==> run a: inputs <==
==> flow/design.v (excerpt) <==
module fft16 (
    input  wire              clk,
    input  wire              rst_n,
    input  wire              start,
    input  wire signed [8:0] din_i,
    input  wire signed [8:0] din_q,
    output wire              ready,
    output wire              dout_valid,
    output wire signed [8:0] dout_i,
    output wire signed [8:0] dout_q
);
wire signed [8:0] fifo1_dout_i, fifo1_dout_q, fifo2_dout_i, fifo2_dout_q;
fft #(.SAMPLE_WORD_LENGTH(9), .SAMPLE_INT_LENGTH(0), .SAMPLE_FLOAT_LENGTH(8), .FIFO_DEPTH(16)) u_fft (
    .fifo1_dout_i (fifo1_dout_i),
    .fifo1_dout_q (fifo1_dout_q),
    .fifo2_dout_i (fifo2_dout_i),
    .fifo2_dout_q (fifo2_dout_q),
    .din_i        (din_i),
    .din_q        (din_q),
    .strt_pulse   (start),
    .valid_in     (1'b1),
    .rst          (rst_n),
    .clk          (clk),
    .idle         (ready),
    .res_valid    (dout_valid),
    .res_i        (dout_i),
    .res_q        (dout_q)
);
endmodule
Settings: LEC_CHECK=0, ABC_AREA=1, CAP_MARGIN=20, CELL_PAD_IN_SITES_DETAIL_PLACEMENT=0, CORE_ASPECT_RATIO=1.04, CORE_MARGIN=2, CORE_UTILIZATION=72, GPL_ROUTABILITY_DRIVEN=1, PLACE_DENSITY=0.35, SETUP_SLACK_MARGIN=-0.55, SLEW_MARGIN=20; clock period 12.4 ns.
run.sh (not shown) runs the stock make flow with config.mk's settings and CLKGATE_MAP_FILE=.
==> run b (differences from run a) <==
CELL_PAD_IN_SITES_DETAIL_PLACEMENT = default   (was 0)
CORE_ASPECT_RATIO = default   (was 1.04)
GPL_ROUTABILITY_DRIVEN = default   (was 1)
PLACE_DENSITY = 0.42   (was 0.35)
SETUP_SLACK_MARGIN = default   (was -0.55)
==> flow/constraint.sdc (replaced) <==
create_clock -name core_clock -period 7.86 [get_ports {clk}]
set_input_delay 1.5720 -clock core_clock [delete_from_list [all_inputs] [get_ports {clk}]]
set_output_delay 1.5720 -clock core_clock [all_outputs]
set_load 0.01 [all_outputs]
==> run c (differences from run a) <==
ABC_AREA = default   (was 1)
CELL_PAD_IN_SITES_DETAIL_PLACEMENT = default   (was 0)
CORE_ASPECT_RATIO = default   (was 1.04)
CORE_UTILIZATION = 70   (was 72)
GPL_ROUTABILITY_DRIVEN = default   (was 1)
PLACE_DENSITY = default   (was 0.35)
SETUP_SLACK_MARGIN = default   (was -0.55)
==> flow/constraint.sdc (replaced) <==
create_clock -name core_clock -period 7.16 [get_ports {clk}]
set_input_delay 1.4320 -clock core_clock [delete_from_list [all_inputs] [get_ports {clk}]]
set_output_delay 1.4320 -clock core_clock [all_outputs]
set_load 0.01 [all_outputs]
==> Slide: Implementation Results <==
Flow Results at a Glance

GRT
  – GRT Resource Usage Total: 41.1%

Routing
  – DR pass1 iterations: 9

Synth
  – Yosys adder share: roughly 24%
  – Cell area after synthesis: 0.0546 mm²

Final timing
  – Setup-failing EPs final: 0
  – Fin Setup TNS: 0 ns

Outcome
  – Status: complete, no violations

Final layout
  – FF/Latch Area: 0.0215 mm²
The numbers above come from run a.

==> Slide: Implementation Results <==
Flow Results at a Glance

Synth
  – Yosys stat area: 0.0529 mm²
  – Comb area leader: adder cells
  – Cell area after synthesis: 0.0529 mm²
  – Syn avg cell area: ~11 µm²
  – Synth top area share: 32.7%
  – Post-synth EDFFs: 576
  – Yosys aoi share: 11.5%
  – Yosys adder share: about a quarter

Outcome
  – Run Error: [ERROR DPL-0033] detailed placement checks failed during check placement.
  – Failed at: clock tree synthesis
  – Status: stopped before the end

Placement
  – I/O Buffers: 40
  – Placed insts: about 6600
The numbers above come from run c.

==> Slide: Implementation Results <==
Flow Results at a Glance

Outcome
  – Failed at: global routing
  – Run Error: [ERROR GRT-0116] Global routing finished with congestion. Check the congestion regions in the DRC Viewer.
  – Status: stopped before the end

Synth
  – Cell area after synthesis: 0.0546 mm²
  – Ys flop type: edfxtp_1
  – XORs/XNORs by Area: 3.21%
  – Comb area leader: adder cells
  – Syn Nets: around 6700
  – Syn avg cell area: 9.26 µm²
  – Yosys adder share: between 20 and 25%

GRT
  – GRT Resource Usage Total: 69.6%
  – Most used routing layer: met2
  – Gr ovfl total: 113

Die
  – Die Y: 279 µm

Clock network
  – Clock tree buffer depth: 3
  – Cts hold-fix bufs: 0
The numbers above come from run b.


==> harbor <==
fft16 again, from the RTL that the note above started with.
Settings: LEC_CHECK=0, ABC_AREA=0, CAP_MARGIN=20, CELL_PAD_IN_SITES_DETAIL_PLACEMENT=0, CORE_MARGIN=2, CORE_UTILIZATION=66, CTS_CLUSTER_DIAMETER=283, GPL_ROUTABILITY_DRIVEN=1, SETUP_SLACK_MARGIN=-0.55, SLEW_MARGIN=20; clock period 9.2 ns.
==> inputs of cedar, as changes to harbor <==
Settings changed: ABC_AREA 0 to 1, CORE_UTILIZATION 66 to 40, CTS_CLUSTER_DIAMETER 283 to 176, CTS_CLUSTER_SIZE from default to 11, PLACE_DENSITY_LB_ADDON from default to 0.28, TNS_END_PERCENT from default to 15.
==> flow/constraint.sdc (replaced) <==
create_clock -name core_clock -period 13.9 [get_ports {clk}]
set_input_delay 2.7800 -clock core_clock [delete_from_list [all_inputs] [get_ports {clk}]]
set_output_delay 2.7800 -clock core_clock [all_outputs]
set_load 0.01 [all_outputs]
==> comparison table <==
| quantity | cedar | harbor |
|---|---|---|
| Met2 wire length | 75700 um | 73200 um |
| Fin nets | 6828 | 6450 |
| Number of global-route vias before repair | 41100 | 41800 |
| Portion of the layout cell area used by clock cells | 3.87% | 4.33% |
| Post-Synthesis Cell Area | 0.0546 mm2 | 0.0529 mm2 |
| Max Clock Skew | 0.0640 ns | 0.0467 ns |
| Fraction of the cycle the final worst path needs | 85.3% | 106% |
| Run status | no timing/DRC/antenna violations | finished with violations |
| Violated checks | - | negative setup slack |
| Cell at the slowest stage of the critical path | o21ai_0 | fa_1 |
| Final setup violation count | 0 | 30 |
| Post-layout worst setup margin | 2.04 ns | -0.584 ns |
| Tap cell instance count | 1781 | 1050 |
| Post-synthesis instance total | 5897 | 4821 |
| Summed standard-cell area reported by yosys | 0.0546 mm2 | 0.0529 mm2 |
| Share of cell area taken by muxes after synthesis | 0.0183% | 0.771% |
| Actual slew at the worst max-slew pin | 1.23 ns | 1.24 ns |
| Xor and xnor fraction of the mapped netlist area | 3.21% | 4.91% |
| Highest attainable clock frequency | 84.3 MHz | 102 MHz |
| Proportion of cell area occupied by registers | 35.9% | 33.0% |
| Chip height | 373 um | 287 um |
| Worst-case hold path end point | u_fft.valid_in_r_r | u_fft.valid_in_r_r_r |

==> garnet <==
Starting RTL as in the previous note.
make LEC_CHECK=0 CAP_MARGIN=35 CORE_ASPECT_RATIO=0.92 CORE_MARGIN=2 CORE_UTILIZATION=37 SLEW_MARGIN=20 TNS_END_PERCENT=20 finish   # period 10.0 ns
==> raven (differences from garnet) <==
==> flow/config.mk (replaced) <==
export PLATFORM = sky130hd
export DESIGN_NAME = fft16
export DESIGN_NICKNAME = fft16
export VERILOG_FILES = /design/flow/design.v
export SDC_FILE = /design/flow/constraint.sdc
export NUM_CORES = 4
export LEC_CHECK = 0
export CAP_MARGIN = 20
export CORE_MARGIN = 2
export CORE_UTILIZATION = 56
export SLEW_MARGIN = 20
==> flow/constraint.sdc (replaced) <==
create_clock -name core_clock -period 9.91 [get_ports {clk}]
set_input_delay 1.9820 -clock core_clock [delete_from_list [all_inputs] [get_ports {clk}]]
set_output_delay 1.9820 -clock core_clock [all_outputs]
set_load 0.01 [all_outputs]
==> results <==
Antenna diode instance count: raven 3; garnet 5
Required time worst endpoint: raven 10,460 ps; garnet 10,530 ps
Latest clock arrival within the worst-skew pair: raven 650 ps; garnet 690 ps
CP peak stage delay: raven 550 ps; garnet 530 ps
Run status: raven complete, no violations; garnet complete, no violations
Detail-routed via count per cell: raven 5.763; garnet 5.239
Weighted congestion at the end of routability-driven global placement: raven 0.9134; garnet 0.9386
Clk_buf instances: raven 101; garnet 88
Grt met1 use: raven 47.92%; garnet 30.13%
Total routing resource utilization after global routing: raven 32.73%; garnet 20.97%

==> inputs of v33 <==
Starting RTL as in the previous note.
==> flow/design.v (excerpt) <==
module fft16 (
    input  wire              clk,
    input  wire              rst_n,
    input  wire              start,
    input  wire signed [8:0] din_i,
    input  wire signed [8:0] din_q,
    output wire              ready,
    output wire              dout_valid,
    output wire signed [8:0] dout_i,
    output wire signed [8:0] dout_q
);
wire signed [8:0] fifo1_dout_i, fifo1_dout_q, fifo2_dout_i, fifo2_dout_q;
fft #(.SAMPLE_WORD_LENGTH(9), .SAMPLE_INT_LENGTH(0), .SAMPLE_FLOAT_LENGTH(8), .FIFO_DEPTH(16)) u_fft (
    .fifo1_dout_i (fifo1_dout_i),
    .fifo1_dout_q (fifo1_dout_q),
    .fifo2_dout_i (fifo2_dout_i),
    .fifo2_dout_q (fifo2_dout_q),
    .din_i        (din_i),
    .din_q        (din_q),
    .strt_pulse   (start),
    .valid_in     (1'b1),
    .rst          (rst_n),
    .clk          (clk),
    .idle         (ready),
    .res_valid    (dout_valid),
    .res_i        (dout_i),
    .res_q        (dout_q)
);
endmodule
make LEC_CHECK=0 CAP_MARGIN=20 CELL_PAD_IN_SITES_GLOBAL_PLACEMENT=1 CORE_MARGIN=2 CORE_UTILIZATION=33 CTS_CLUSTER_SIZE=91 GPL_ROUTABILITY_DRIVEN=0 SETUP_SLACK_MARGIN=0.78 SLEW_MARGIN=15 TNS_END_PERCENT=20 finish   # period 5.91 ns
==> v37: changes against v33 <==
==> flow/config.mk (replaced) <==
export PLATFORM = sky130hd
export DESIGN_NAME = fft16
export DESIGN_NICKNAME = fft16
export VERILOG_FILES = /design/flow/design.v
export SDC_FILE = /design/flow/constraint.sdc
export NUM_CORES = 4
export LEC_CHECK = 0
export CAP_MARGIN = 20
export CORE_MARGIN = 2
export CORE_UTILIZATION = 40
export SLEW_MARGIN = 20
==> flow/constraint.sdc (replaced) <==
create_clock -name core_clock -period 9.91 [get_ports {clk}]
set_input_delay 1.9820 -clock core_clock [delete_from_list [all_inputs] [get_ports {clk}]]
set_output_delay 1.9820 -clock core_clock [all_outputs]
set_load 0.01 [all_outputs]
==> v22: changes against v33 <==
==> flow/config.mk (replaced) <==
export PLATFORM = sky130hd
export DESIGN_NAME = fft16
export DESIGN_NICKNAME = fft16
export VERILOG_FILES = /design/flow/design.v
export SDC_FILE = /design/flow/constraint.sdc
export NUM_CORES = 4
export LEC_CHECK = 0
export ABC_AREA = 1
export CAP_MARGIN = 20
export CORE_MARGIN = 2
export CORE_UTILIZATION = 72
export CTS_CLUSTER_DIAMETER = 127
export PLACE_DENSITY = 0.66
export SLEW_MARGIN = 5
==> flow/constraint.sdc (replaced) <==
create_clock -name core_clock -period 9.2 [get_ports {clk}]
set_input_delay 1.8400 -clock core_clock [delete_from_list [all_inputs] [get_ports {clk}]]
set_output_delay 1.8400 -clock core_clock [all_outputs]
set_load 0.01 [all_outputs]
==> results <==
v33 completed, yet does not pass: setup timing. v22 finished but fails on setup timing. v37 ran to the end with no violations.
The highest setup slack belongs to v37, the lowest to v33.
Sequential share of layout area: v37 > v33 > v22.
The highest non-clock buffer count belongs to v33, the lowest to v37.
Register-to-register slack, lowest first: v33, v22, v37.
Design area: v37 < v33 < v22.
Of v37 and v33, v33 has the higher die area (gap 17%, measured against v33).
Against v37, the cell count of v33 is higher by 9.3%.
The highest first-iteration DRC count belongs to v22, the lowest to v33.
==> figures <==
quantity	v37	v22	v33
Run status	no timing/DRC/antenna violations	failed layout checks	failed layout checks
Violated checks	-	setup timing	setup timing
Critical path depth	45	52	50
Launch point of the critical path	u_fft.ctrl_U0.current_state[2]	u_fft.ctrl_U0.counter_r[0]	u_fft.ctrl_U0.current_state[2]
Global routing usage summed across all routing layers	0.228	0.467	0.208
Number of global-route vias before repair	38600	50400	40100
Pin count of the biggest net entering global routing	74	73	63
Filler instances	11800	2703	15100
Routed via count divided by cell count	5.32	6.65	4.98
Routed met2 length	71900 microns	89800 microns	80600 microns
CP required	10.45 ns	9.76 ns	6.51 ns
Placed Area	0.0602 sq mm	0.0622 sq mm	0.0635 sq mm
Share of cell area taken by flip-flops and latches	0.333	0.311	0.315
Buffers outside the clock class	728	997	1078
Final cell utilization of the core	0.493	0.924	0.430
Gate Count Post-Synth	4821	5897	4821
Number of buffers added by the clock tree synthesis step	77	73	78
Final setup fails	0	36	36

==> inputs of build 35 <==
Starting RTL as in the previous note.
Settings: LEC_CHECK=0, ABC_AREA=1, CAP_MARGIN=35, CELL_PAD_IN_SITES_GLOBAL_PLACEMENT=1, CORE_MARGIN=2, CORE_UTILIZATION=33, CTS_CLUSTER_SIZE=91, GPL_ROUTABILITY_DRIVEN=0, GPL_TIMING_DRIVEN=0, SETUP_SLACK_MARGIN=0.78, SLEW_MARGIN=15, TNS_END_PERCENT=20; clock period 5.91 ns.
==> build 33 (differences from build 35) <==
ABC_AREA = not set   (was 1)
CAP_MARGIN = 20   (was 35)
CELL_PAD_IN_SITES_GLOBAL_PLACEMENT = not set   (was 1)
CORE_UTILIZATION = 71   (was 33)
CTS_CLUSTER_SIZE = not set   (was 91)
GPL_ROUTABILITY_DRIVEN = not set   (was 0)
GPL_TIMING_DRIVEN = not set   (was 0)
SETUP_SLACK_MARGIN = -0.82   (was 0.78)
SLEW_MARGIN = 20   (was 15)
TNS_END_PERCENT = not set   (was 20)
==> flow/constraint.sdc (replaced) <==
create_clock -name core_clock -period 8.43 [get_ports {clk}]
set_input_delay 1.6860 -clock core_clock [delete_from_list [all_inputs] [get_ports {clk}]]
set_output_delay 1.6860 -clock core_clock [all_outputs]
set_load 0.01 [all_outputs]
==> results <==
quantity                                                                                         build 33                                   build 35
Delay of the slowest cell on the worst path                                                       0.59 ns                                    0.52 ns
Worst-case clock skew                                                                           0.0493 ns                                  0.0515 ns
End point of the critical path                                  u_fft.radix2_U0.out2_i_reg[6]$_DFFE_PN0P_  u_fft.radix2_U0.out1_i_reg[0]$_DFFE_PN0P_
Netlist area before placement                                                                   52900 µm²                                  54600 µm²
Multiplexer fraction of the synthesized cell area                                                  0.771%                                    0.0183%
Clock network area share                                                                            3.79%                                      4.12%
Multi-input gate share of the layout cell area                                                      46.8%                                      48.3%
Via-per-instance ratio                                                                               6.59                                       4.89
Outcome                                                                                   failed layout checks                       failed layout checks
Reasons for failing layout checks                                                            setup timing                               setup timing
Register share after synthesis                                                                      40.6%                                      39.4%
Crit path from                                                   u_fft.ctrl_U0.current_state[1]$_DFF_PN0_   u_fft.ctrl_U0.current_state[2]$_DFF_PN0_
Final-layout non-clock buffer area share                                                            11.2%                                      5.83%
Sequential cell area share                                                                          32.6%                                      31.7%
Inverter tally of the final layout excluding the clock network                                        660                                       1060
Non-Clock Buffer Count                                                                                956                                        465

==> try-pepper <==
fft16 again, from the RTL that the note above started with.
Settings: LEC_CHECK=0, CAP_MARGIN=20, CORE_MARGIN=2, CORE_UTILIZATION=46, CTS_CLUSTER_SIZE=91, SLEW_MARGIN=15; clock period 10.0 ns.
==> inputs of try-umber, as changes to try-pepper <==
- CORE_UTILIZATION: 46 -> 68
- CTS_CLUSTER_SIZE: 91 -> not set
- SLEW_MARGIN: 15 -> 20
- TNS_END_PERCENT: not set -> 30
==> flow/constraint.sdc (replaced) <==
create_clock -name core_clock -period 8.53 [get_ports {clk}]
set_input_delay 1.7060 -clock core_clock [delete_from_list [all_inputs] [get_ports {clk}]]
set_output_delay 1.7060 -clock core_clock [all_outputs]
set_load 0.01 [all_outputs]
==> inputs of try-willow, as changes to try-pepper <==
- CORE_UTILIZATION: 46 -> 30
- CTS_CLUSTER_SIZE: 91 -> not set
- SLEW_MARGIN: 15 -> 20
==> flow/constraint.sdc (replaced) <==
create_clock -name core_clock -period 14.4 [get_ports {clk}]
set_input_delay 2.8800 -clock core_clock [delete_from_list [all_inputs] [get_ports {clk}]]
set_output_delay 2.8800 -clock core_clock [all_outputs]
set_load 0.01 [all_outputs]
==> qor summary <==
	try-pepper	try-umber	try-willow
Run status	finished clean	finished with violations	finished clean
Violated checks	-	negative setup slack	-
Total cell area at the placement stage	59,100 sq um	61,000 sq um	56,500 sq um
Max FO, Critical Path	9	8	36
Final weighted congestion in routability-driven placement	0.976	0.988	0.901
Worst Hold Launch	u_fft.valid_in_r	u_fft.valid_in_r_r	u_fft.valid_in_r
Worst setup slack before clock tree synthesis	-102 ps	-1420 ps	2180 ps
GRT Total Usage	0.262	0.393	0.168
Proportion of final cell area spent on non-clock buffers	0.0776	0.111	0.0173
Period Utilization, post-route	0.966	1.14	0.857
Detail Route met3 WL	12,000 microns	15,300 microns	8850 microns
Number of fill cells in the layout	10.0k	4,176	17.6k
Pre-Repair DR Iteration Count	7	6	7
